== job 7922 ==
Design neuron_intra_Nbits, start of the top module:
module neuron_intra_Nbits #(
    parameter N = 16,
    parameter N_INPUTS = 16,
    parameter LOG_N_INPUTS = 4  
) (
    input  wire                         clk,
    input  wire                         rst,
    input  wire                         en,
    input  wire signed [N*N_INPUTS-1:0] W,     
    input  wire signed [N*N_INPUTS-1:0] X_N,   
    output reg signed [         N-1:0] Out
);
clock: 22.5 ns
lec_check: 0
cap_margin: 20
cell_pad_in_sites_detail_placement: 0
cell_pad_in_sites_global_placement: 1
core_margin: 2
core_utilization: 62
cts_cluster_diameter: 62
cts_cluster_size: 10
gpl_routability_driven: 1
max_routing_layer: met5
slew_margin: 20
tns_end_percent: 5
run.sh (not shown) runs the stock make flow with config.mk's settings and CLKGATE_MAP_FILE=.
What job 8831 does differently from job 7922 at the input level:
Settings: swapping 62 for 24 in CORE_UTILIZATION; putting PLACE_DENSITY_LB_ADDON at 0.09 where nothing was set; swapping 5 for 35 in TNS_END_PERCENT; clearing CTS_CLUSTER_DIAMETER, which used to be 62; putting MIN_ROUTING_LAYER at met2 where nothing was set; putting GPL_TIMING_DRIVEN at 1 where nothing was set; putting HOLD_SLACK_MARGIN at -0.09 where nothing was set; putting SETUP_SLACK_MARGIN at 4.1 where nothing was set; swapping 22.5 for 13.8 in the clock period (ns, I/O delays scaled along).
## What came out
- Row ratio of final minimum period to clock period: job 8831 higher / job 7922 lower
- Job 8831 vs job 7922 on setup slack: job 8831 is the lower one.
- Post-detailed-routing wire length (job 7922 / job 8831): 0.71
Setup changes, job 8831 to job 553
Settings: CORE_UTILIZATION now 34, was 24; PLACE_DENSITY_LB_ADDON no longer set, was 0.09; MIN_ROUTING_LAYER no longer set, was met2; SETUP_SLACK_MARGIN no longer set, was 4.1; CORE_ASPECT_RATIO now 0.5, previously not set; CTS_CLUSTER_SIZE now 11, was 10; HOLD_SLACK_MARGIN no longer set, was -0.09; TNS_END_PERCENT now 5, was 35; GPL_TIMING_DRIVEN no longer set, was 1; the clock period (ns, I/O delays scaled along) now 22.5, was 13.8.
[summary]
From job 8831 to job 553, number of hold buffers added after CTS did not move at all. Compared with job 8831, job 553 shows a lower later-pin clock latency in the skew report. Job 8831 -> job 553: count of inserted tapcells decreased by more than a quarter. Lower amount of wire on met3 after detailed routing goes to job 553 over job 8831. Post-detailed-route wirelength per cell ended up about 8% lower on job 553 than on job 8831. Diff job 8831..job 553 | sequential cell area | unchanged. On last weighted congestion value of the routability-driven placer, job 8831 tracks job 553 almost exactly.
### job 553 -> job 3445
Settings: a deleted TNS_END_PERCENT that had been 5; a deleted MAX_ROUTING_LAYER that had been met5; a deleted CTS_CLUSTER_SIZE that had been 11; a deleted CORE_ASPECT_RATIO that had been 0.5; a deleted GPL_ROUTABILITY_DRIVEN that had been 1; a deleted CELL_PAD_IN_SITES_GLOBAL_PLACEMENT that had been 1; a change of CORE_UTILIZATION from 34 to 40; a deleted CELL_PAD_IN_SITES_DETAIL_PLACEMENT that had been 0; a change of the clock period (ns, I/O delays scaled along) from 22.5 to 13.3.
- Synthesized net count: job 3445 vs job 553 identical
- Against job 553, first-pass GRT wire length in job 3445 came out better.
- Going from job 553 to job 3445, count of nets after finishing grew by a few percent.
- Compared with job 553, via count in job 3445 increased by a few percent.
- The worst-path cell with the longest stage delay comes out sky130_fd_sc_hd__clkdlybuf4s50_1 in one run and sky130_fd_sc_hd__fa_1 in the other, namely in job 553 and job 3445 respectively.
- Diff job 553 -> job 3445: number of fillers in the final layout lost 9119, final design instance area without fill picked up an extra 5.3%.
- When job 3445 is measured against job 553, its global routing met2 resource utilization turns out 6.6 points higher.
- In the reports for job 553 and job 3445, the larger final worst-path cycle share belongs to job 3445.
- ~same fraction of met1 tracks used by global routing in job 553 and job 3445
#### Input delta (job 1409 over job 3445)
Settings: putting CTS_CLUSTER_DIAMETER at 199 where nothing was set; putting TNS_END_PERCENT at 15 where nothing was set; swapping 40 for 72 in CORE_UTILIZATION; putting CTS_CLUSTER_SIZE at 95 where nothing was set; swapping 13.3 for 8.84 in the clock period (ns, I/O delays scaled along).
==> comparison <==
- Relative to job 3445, cell count has decreased by 6.9% in job 1409.
- Job 1409 vs. job 3445: height of the chip dropped about 25%, number of gates resized after cts now larger.
- Job 1409 completed end to end; final checks failed (negative setup slack).
- Looking at final worst-path setup slack, job 1409 sits 3.11 ns below job 3445.
